Design ALU_TOP, start of the top module:
module ALU_TOP 
#( parameter OP_DATA_WIDTH = 16 ,
             Arith_OUT_WIDTH = OP_DATA_WIDTH + OP_DATA_WIDTH ,            
             Logic_OUT_WIDTH = OP_DATA_WIDTH ,
             Shift_OUT_WIDTH = OP_DATA_WIDTH ,
             CMP_OUT_WIDTH = 3 
)
(
input  wire [OP_DATA_WIDTH-1:0]    A   ,
input  wire [OP_DATA_WIDTH-1:0]    B   ,
input  wire [3:0]                  ALU_FUNC ,
input  wire                        CLK ,
output wire [Arith_OUT_WIDTH-1:0]  Arith_OUT,
output wire                        Carry_OUT,
output wire                        Arith_Flag,
output wire [Logic_OUT_WIDTH-1:0]  Logic_OUT,
output wire                        Logic_Flag,
output wire [Shift_OUT_WIDTH-1:0]  Shift_OUT,
output wire                        Shift_Flag,
output wire [CMP_OUT_WIDTH-1:0]    CMP_OUT,
output wire                        CMP_Flag
);
Size in the first run: roughly 5700 cells after synthesis, roughly 70 flip-flops, roughly 110 I/O pins, roughly 36000 um^2 of cells after synthesis.
==> flow/config.mk <==
export PLATFORM = sky130hd
export DESIGN_NAME = ALU_TOP
export DESIGN_NICKNAME = ALU_TOP
export VERILOG_FILES = /design/flow/design.v
export SDC_FILE = /design/flow/constraint.sdc
export NUM_CORES = 4
export LEC_CHECK = 0
export ABC_AREA = 1
export CAP_MARGIN = 20
export CELL_PAD_IN_SITES_DETAIL_PLACEMENT = 0
export CORE_ASPECT_RATIO = 1.53
export CORE_MARGIN = 7
export CORE_UTILIZATION = 46
export CTS_CLUSTER_DIAMETER = 129
export CTS_CLUSTER_SIZE = 86
export GPL_TIMING_DRIVEN = 0
export MAX_ROUTING_LAYER = met4
export PLACE_DENSITY = 0.55
export SLEW_MARGIN = 40
export TNS_END_PERCENT = 90
==> flow/constraint.sdc <==
create_clock -name core_clock -period 105.0 [get_ports {CLK}]
set_input_delay 21.0000 -clock core_clock [delete_from_list [all_inputs] [get_ports {CLK}]]
set_output_delay 21.0000 -clock core_clock [all_outputs]
set_load 0.01 [all_outputs]
run.sh (not shown) runs the stock make flow with config.mk's settings and CLKGATE_MAP_FILE=.
Edit:
ABC_AREA = not set   (was 1)
CELL_PAD_IN_SITES_DETAIL_PLACEMENT = 2   (was 0)
CORE_ASPECT_RATIO = not set   (was 1.53)
CORE_MARGIN = 2   (was 7)
CORE_UTILIZATION = 40   (was 46)
CTS_CLUSTER_SIZE = not set   (was 86)
GPL_TIMING_DRIVEN = not set   (was 0)
MAX_ROUTING_LAYER = not set   (was met4)
PLACE_DENSITY = not set   (was 0.55)
SLEW_MARGIN = 20   (was 40)
TNS_END_PERCENT = not set   (was 90)
Effect: Now the flow stopped in clock tree synthesis on DPL-0033. Die size came out higher by 1.1%. Synthesized cell count goes down by 20%. Area after synthesis goes down by 5.4%.
Edit:
ABC_AREA = 1   (was not set)
CORE_ASPECT_RATIO = 1.53   (was not set)
CORE_MARGIN = 6   (was 2)
CORE_UTILIZATION = 52   (was 40)
CTS_CLUSTER_SIZE = 86   (was not set)
GPL_TIMING_DRIVEN = 0   (was not set)
MAX_ROUTING_LAYER = met4   (was not set)
PLACE_DENSITY = 0.55   (was not set)
TNS_END_PERCENT = 90   (was not set)
Outcome: Now the flow died in detailed placement; synthesized cell count climbs by 25%; die size drops by 13%; area after synthesis climbs by 5.7%.
Edit:
ABC_AREA = 0   (was 1)
CELL_PAD_IN_SITES_DETAIL_PLACEMENT = 0   (was 2)
CORE_MARGIN = 7   (was 6)
What happened:
- With this change the flow reached the layout checks and failed them: negative setup slack
- die area shrinks by 3.7%
- synthesized area shrinks by 5.4%
- synthesized cell count shrinks by 20%


Starting RTL as in the previous note.
==> flow/config.mk <==
export PLATFORM = sky130hd
export DESIGN_NAME = ALU_TOP
export DESIGN_NICKNAME = ALU_TOP
export VERILOG_FILES = /design/flow/design.v
export SDC_FILE = /design/flow/constraint.sdc
export NUM_CORES = 4
export LEC_CHECK = 0
export CAP_MARGIN = 5
export CELL_PAD_IN_SITES_DETAIL_PLACEMENT = 1
export CELL_PAD_IN_SITES_GLOBAL_PLACEMENT = 3
export CORE_MARGIN = 7
export CORE_UTILIZATION = 56
export CTS_CLUSTER_DIAMETER = 66
export CTS_CLUSTER_SIZE = 73
export GPL_ROUTABILITY_DRIVEN = 0
export HOLD_SLACK_MARGIN = 0.14
export MAX_ROUTING_LAYER = met4
export MIN_ROUTING_LAYER = met1
export PLACE_DENSITY_LB_ADDON = 0.17
export SETUP_SLACK_MARGIN = 0.1
export SLEW_MARGIN = 20
export TNS_END_PERCENT = 80
==> flow/constraint.sdc <==
create_clock -name core_clock -period 100.0 [get_ports {CLK}]
set_input_delay 20.0000 -clock core_clock [delete_from_list [all_inputs] [get_ports {CLK}]]
set_output_delay 20.0000 -clock core_clock [all_outputs]
set_load 0.01 [all_outputs]
The starting point ended with an error in 3_1_place_gp_skip_io.
Change:
==> flow/config.mk (replaced) <==
export PLATFORM = sky130hd
export DESIGN_NAME = ALU_TOP
export DESIGN_NICKNAME = ALU_TOP
export VERILOG_FILES = /design/flow/design.v
export SDC_FILE = /design/flow/constraint.sdc
export NUM_CORES = 4
export LEC_CHECK = 0
export CAP_MARGIN = 20
export CORE_MARGIN = 2
export CORE_UTILIZATION = 72
export CTS_CLUSTER_DIAMETER = 112
export CTS_CLUSTER_SIZE = 38
export HOLD_SLACK_MARGIN = -0.02
export MIN_ROUTING_LAYER = met1
export PLACE_DENSITY_LB_ADDON = 0.06
export SETUP_SLACK_MARGIN = -2.0
export SLEW_MARGIN = 20
export TNS_END_PERCENT = 80
Now the flow completed and failed the layout checks on setup timing; synthesized area stays the same; die area fell by 28%; synthesized cell count does not change.


run 1:
The RTL this note starts from:
==> flow/design.v <==
module Decoder (
input  wire [1:0] IN ,
output reg  [3:0] OUT
);
always @(*)
  begin
  OUT = 4'b0000 ;
    case (IN)
     2'b00 : OUT = 4'b0001 ;
     2'b01 : OUT = 4'b0010 ;          
     2'b10 : OUT = 4'b0100 ;     
     2'b11 : OUT = 4'b1000 ;     
   endcase
 end 
 endmodule
module ARITHMETIC_UNIT 
#( parameter IN_DATA_WIDTH = 16,
             OUT_DATA_WIDTH = 16
)
(
input  wire [IN_DATA_WIDTH-1:0]   A   ,
input  wire [IN_DATA_WIDTH-1:0]   B   ,
input  wire [1:0]                 ALU_FUNC ,
input  wire                       CLK ,
input  wire                       Arith_enable ,
output reg                        Carry_OUT,
output reg [OUT_DATA_WIDTH-1:0]   Arith_OUT,
output reg                        Arith_Flag
);
reg [OUT_DATA_WIDTH-1:0]  Arith_OUT_comb  ;
reg                       Arith_Flag_comb ;
wire                      Carry_OUT_comb  ;
always @ (posedge CLK)
 begin 
   Arith_OUT <= Arith_OUT_comb ;
   Carry_OUT <= Carry_OUT_comb ;
   Arith_Flag <= Arith_Flag_comb ;
	end
always @ (*)
 begin 
    Arith_OUT_comb = 1'b0 ;
    Arith_Flag_comb = 1'b0 ;
	if(Arith_enable)
      case (ALU_FUNC)
      2'b00 : begin
              Arith_OUT_comb = A + B ;
              Arith_Flag_comb = 1'b1 ;              
		      end
      2'b01 : begin
              Arith_OUT_comb = A - B ;
              Arith_Flag_comb = 1'b1 ;           
		      end
      2'b10 : begin
              Arith_OUT_comb = A * B ;
              Arith_Flag_comb = 1'b1 ;           
		      end
      2'b11 : begin
              Arith_OUT_comb = (B == 0) ? {IN_DATA_WIDTH{1'b1}} : A / B ;   
              Arith_Flag_comb = 1'b1 ;           
		      end
      endcase
	else
	 begin
      Arith_OUT_comb = 'b0 ;
      Arith_Flag_comb = 1'b0 ;
     end
 end
assign Carry_OUT_comb = Arith_OUT_comb [IN_DATA_WIDTH] ;
 endmodule
module LOGIC_UNIT 
#( parameter IN_DATA_WIDTH = 16 ,
             OUT_DATA_WIDTH = 16
)
(
input  wire [IN_DATA_WIDTH-1:0]  A   ,
input  wire [IN_DATA_WIDTH-1:0]  B   ,
input  wire [1:0]                ALU_FUNC ,
input  wire                      CLK ,
input  wire                      Logic_enable ,
output reg [OUT_DATA_WIDTH-1:0]  Logic_OUT,
output reg                       Logic_Flag
);
reg [OUT_DATA_WIDTH-1:0]  Logic_OUT_comb  ;
reg                       Logic_Flag_comb ;
always @ (posedge CLK)
 begin 
   Logic_OUT  <= Logic_OUT_comb ;
   Logic_Flag <= Logic_Flag_comb ;
	end
always @ (*)
 begin 
    Logic_OUT_comb = 1'b0 ;
    Logic_Flag_comb = 1'b0 ;
	if(Logic_enable)
      case (ALU_FUNC)
      2'b00 : begin
              Logic_OUT_comb = A & B ;
              Logic_Flag_comb = 1'b1 ;              
		      end
      2'b01 : begin
              Logic_OUT_comb = A | B ;
              Logic_Flag_comb = 1'b1 ;           
		      end
      2'b10 : begin
              Logic_OUT_comb = ~(A & B) ;
              Logic_Flag_comb = 1'b1 ;           
		      end
      2'b11 : begin
              Logic_OUT_comb = ~(A | B) ;
              Logic_Flag_comb = 1'b1 ;           
		      end
      endcase
	else
	 begin
      Logic_OUT_comb = 1'b0 ;
      Logic_Flag_comb = 1'b0 ;
     end
 end
 endmodule
module SHIFT_UNIT 
#( parameter IN_DATA_WIDTH = 16 ,
             OUT_DATA_WIDTH = 16
)
(
input  wire [IN_DATA_WIDTH-1:0]  A   ,
input  wire [IN_DATA_WIDTH-1:0]  B   ,
input  wire [1:0]                ALU_FUNC ,
input  wire                      CLK ,
input  wire                      Shift_enable ,
output reg  [OUT_DATA_WIDTH-1:0] Shift_OUT,
output reg                       Shift_Flag
);
reg [OUT_DATA_WIDTH-1:0]  Shift_OUT_comb  ;
reg                       Shift_Flag_comb ;
always @ (posedge CLK)
 begin 
   Shift_OUT  <= Shift_OUT_comb ;
   Shift_Flag <= Shift_Flag_comb ;
	end
always @ (*)
 begin 
    Shift_OUT_comb = 1'b0 ;
    Shift_Flag_comb = 1'b0 ;
	if(Shift_enable)
      case (ALU_FUNC)
      2'b00 : begin
              Shift_OUT_comb = A >> 1  ;
              Shift_Flag_comb = 1'b1 ;              
		      end
      2'b01 : begin
              Shift_OUT_comb = A << 1 ;
              Shift_Flag_comb = 1'b1 ;           
		      end
      2'b10 : begin
              Shift_OUT_comb = B >> 1 ;
              Shift_Flag_comb = 1'b1 ;           
		      end
      2'b11 : begin
              Shift_OUT_comb = B << 1 ;
              Shift_Flag_comb = 1'b1 ;           
		      end
      endcase
	else
	 begin
      Shift_OUT_comb = 1'b0 ;
      Shift_Flag_comb = 1'b0 ;
     end
 end
 endmodule
module CMP_UNIT 
#( parameter IN_DATA_WIDTH  = 16,
             OUT_DATA_WIDTH = 16
)
(
input  wire [IN_DATA_WIDTH-1:0]   A   ,
input  wire [IN_DATA_WIDTH-1:0]   B   ,
input  wire [1:0]                 ALU_FUNC ,
input  wire                       CLK ,
input  wire                       CMP_enable ,
output reg  [OUT_DATA_WIDTH-1:0]  CMP_OUT ,
output reg                        CMP_Flag
);
reg [OUT_DATA_WIDTH-1:0]  CMP_OUT_comb  ;
reg                       CMP_Flag_comb ;
always @ (posedge CLK)
 begin 
   CMP_OUT  <= CMP_OUT_comb ;
   CMP_Flag <= CMP_Flag_comb ;
	end
always @ (*)
 begin 
    CMP_OUT_comb = 1'b0 ;
    CMP_Flag_comb = 1'b0 ;
	if(CMP_enable)
      case (ALU_FUNC)
      2'b00 : begin
              CMP_OUT_comb = 'b0  ;
              CMP_Flag_comb = 1'b1 ;              
		      end
      2'b01 : begin
              CMP_Flag_comb = 1'b1 ;  
              if (A==B)
                CMP_OUT_comb = 'b1;
              else
                CMP_OUT_comb = 'b0;			  
		      end
      2'b10 : begin
              CMP_Flag_comb = 1'b1 ;  
              if (A>B)
                CMP_OUT_comb = 'b10;
              else
                CMP_OUT_comb = 'b0;			  
		      end
      2'b11 : begin
              CMP_Flag_comb = 1'b1 ; 
              if (A<B)
                CMP_OUT_comb = 'b11;
              else
                CMP_OUT_comb = 'b0;			  
		      end
      endcase
	else
	 begin
      CMP_OUT_comb = 'b0 ;
      CMP_Flag_comb = 1'b0 ;
     end
 end
 endmodule
module ALU_TOP 
#( parameter OP_DATA_WIDTH = 16 ,
             Arith_OUT_WIDTH = OP_DATA_WIDTH + OP_DATA_WIDTH ,            
             Logic_OUT_WIDTH = OP_DATA_WIDTH ,
             Shift_OUT_WIDTH = OP_DATA_WIDTH ,
             CMP_OUT_WIDTH = 3 
)
(
input  wire [OP_DATA_WIDTH-1:0]    A   ,
input  wire [OP_DATA_WIDTH-1:0]    B   ,
input  wire [3:0]                  ALU_FUNC ,
input  wire                        CLK ,
output wire [Arith_OUT_WIDTH-1:0]  Arith_OUT,
output wire                        Carry_OUT,
output wire                        Arith_Flag,
output wire [Logic_OUT_WIDTH-1:0]  Logic_OUT,
output wire                        Logic_Flag,
output wire [Shift_OUT_WIDTH-1:0]  Shift_OUT,
output wire                        Shift_Flag,
output wire [CMP_OUT_WIDTH-1:0]    CMP_OUT,
output wire                        CMP_Flag
);
wire                  CMP_enable ;
wire                  Shift_enable ;
wire                  Logic_enable ;
wire                  Arith_enable ;
Decoder U0 (
.IN(ALU_FUNC[3:2]),
.OUT({Shift_enable,CMP_enable,Logic_enable,Arith_enable})
);
ARITHMETIC_UNIT # ( .IN_DATA_WIDTH(OP_DATA_WIDTH), .OUT_DATA_WIDTH(Arith_OUT_WIDTH)) U0_ARITHMETIC_UNIT (
.A(A),
.B(B),
.ALU_FUNC(ALU_FUNC[1:0]),
.CLK(CLK),
.Arith_enable(Arith_enable),
.Arith_OUT(Arith_OUT),
.Carry_OUT(Carry_OUT),
.Arith_Flag(Arith_Flag)
);
LOGIC_UNIT # ( .IN_DATA_WIDTH(OP_DATA_WIDTH), .OUT_DATA_WIDTH(Logic_OUT_WIDTH)) U0_LOGIC_UNIT (
.A(A),
.B(B),
.ALU_FUNC(ALU_FUNC[1:0]),
.CLK(CLK),
.Logic_enable(Logic_enable),
.Logic_OUT(Logic_OUT),
.Logic_Flag(Logic_Flag)
);
SHIFT_UNIT # ( .IN_DATA_WIDTH(OP_DATA_WIDTH), .OUT_DATA_WIDTH(Shift_OUT_WIDTH)) U0_SHIFT_UNIT (
.A(A),
.B(B),
.ALU_FUNC(ALU_FUNC[1:0]),
.CLK(CLK),
.Shift_enable(Shift_enable),
.Shift_OUT(Shift_OUT),
.Shift_Flag(Shift_Flag)
);
CMP_UNIT # ( .IN_DATA_WIDTH(OP_DATA_WIDTH), .OUT_DATA_WIDTH(CMP_OUT_WIDTH)) U0_CMP_UNIT (
.A(A),
.B(B),
.ALU_FUNC(ALU_FUNC[1:0]),
.CLK(CLK),
.CMP_enable(CMP_enable),
.CMP_OUT(CMP_OUT),
.CMP_Flag(CMP_Flag)
);
endmodule
make LEC_CHECK=0 CAP_MARGIN=5 CORE_MARGIN=2 CORE_UTILIZATION=72 CTS_CLUSTER_DIAMETER=355 CTS_CLUSTER_SIZE=36 HOLD_SLACK_MARGIN=-0.1 SLEW_MARGIN=20 finish   # period 74.3 ns
Run 1: DPL-0033 in detailed placement (3_5_place_dp) -> run aborted
Relative to run 1, the following input files were edited for run 2:
==> flow/config.mk <==
export PLATFORM = sky130hd
export DESIGN_NAME = ALU_TOP
export DESIGN_NICKNAME = ALU_TOP
export VERILOG_FILES = /design/flow/design.v
export SDC_FILE = /design/flow/constraint.sdc
export NUM_CORES = 4
export LEC_CHECK = 0
export CAP_MARGIN = 20
export CORE_MARGIN = 2
export CORE_UTILIZATION = 42
export SLEW_MARGIN = 20
==> flow/constraint.sdc <==
create_clock -name core_clock -period 102.0 [get_ports {CLK}]
set_input_delay 20.4000 -clock core_clock [delete_from_list [all_inputs] [get_ports {CLK}]]
set_output_delay 20.4000 -clock core_clock [all_outputs]
set_load 0.01 [all_outputs]
Results
Run 2 went all the way through the flow, and no timing, DRC or antenna check failed. Fraction of registers with async set/reset: run 1 vs run 2 identical. In the reports for run 1 and run 2, the larger site row count belongs to run 2. Note that the die extent in x recorded for run 1 amounts to 0.77 times the value seen in run 2. Diff run 1 -> run 2: number of instances in the synthesized netlist neither gained nor lost much, height of the chip picked up an extra about 30%, routability congestion estimate lost 13%. In the floorplan summary, run 2 is listed with a die area greater than that of run 1. Area of the core: run 2 > run 1. Quantity of I/O buffers inserted on ports delta (run 2 -> run 1): insignificant.
The inputs of run 3 differ from those of run 2 as listed below.
-- flow/config.mk --
<<< run 2, line 7
export LEC_CHECK = 0
export CAP_MARGIN = 20
export CORE_MARGIN = 2
export CORE_UTILIZATION = 42
export SLEW_MARGIN = 20
>>> run 3, line 7
export LEC_CHECK = 0
export ABC_AREA = 1
export CAP_MARGIN = 20
export CORE_MARGIN = 2
export CORE_UTILIZATION = 57
export PLACE_DENSITY_LB_ADDON = 0.0
export SLEW_MARGIN = 20
==> flow/constraint.sdc <==
create_clock -name core_clock -period 142.0 [get_ports {CLK}]
set_input_delay 28.4000 -clock core_clock [delete_from_list [all_inputs] [get_ports {CLK}]]
set_output_delay 28.4000 -clock core_clock [all_outputs]
set_load 0.01 [all_outputs]
==> results <==
- As of run 3, distinct cell type count after synthesis had fallen by more than a quarter compared to run 2.
- Run 2 -> run 3: per-cell via count in the routed design decreased by a little under 10%
- Of the two values seen for first element of the critical path, B[0] was produced by run 3 and B[14] by run 2.
- On final design instance area without fill, run 2 loses to run 3.
- On run 3: final worst slack is 14.96 ns higher than what run 2 gave.
Inputs modified between run 3 and run 4:
-- flow/config.mk --
<<< run 3, line 7
export LEC_CHECK = 0
export ABC_AREA = 1
export CAP_MARGIN = 20
export CORE_MARGIN = 2
export CORE_UTILIZATION = 57
export PLACE_DENSITY_LB_ADDON = 0.0
export SLEW_MARGIN = 20
>>> run 4, line 7
export LEC_CHECK = 0
export CAP_MARGIN = 20
export CORE_MARGIN = 2
export CORE_UTILIZATION = 67
export CTS_CLUSTER_DIAMETER = 354
export CTS_CLUSTER_SIZE = 32
export MAX_ROUTING_LAYER = met4
export SLEW_MARGIN = 20
==> flow/constraint.sdc <==
create_clock -name core_clock -period 95.1 [get_ports {CLK}]
set_input_delay 19.0200 -clock core_clock [delete_from_list [all_inputs] [get_ports {CLK}]]
set_output_delay 19.0200 -clock core_clock [all_outputs]
set_load 0.01 [all_outputs]
==> comparison <==
What the final checks of run 4 revealed, after a flow that finished every stage, was a layout that fails on negative setup slack. Run 4 vs run 3: final setup slack of the worst path down in run 4. When run 4 is measured against run 3, its detailed-placement wirelength estimate turns out about 5% higher. Run 3 has lower global router's overall resource usage than run 4. Via count is higher on run 4. Run 4 reports a higher cell area than run 3 does.
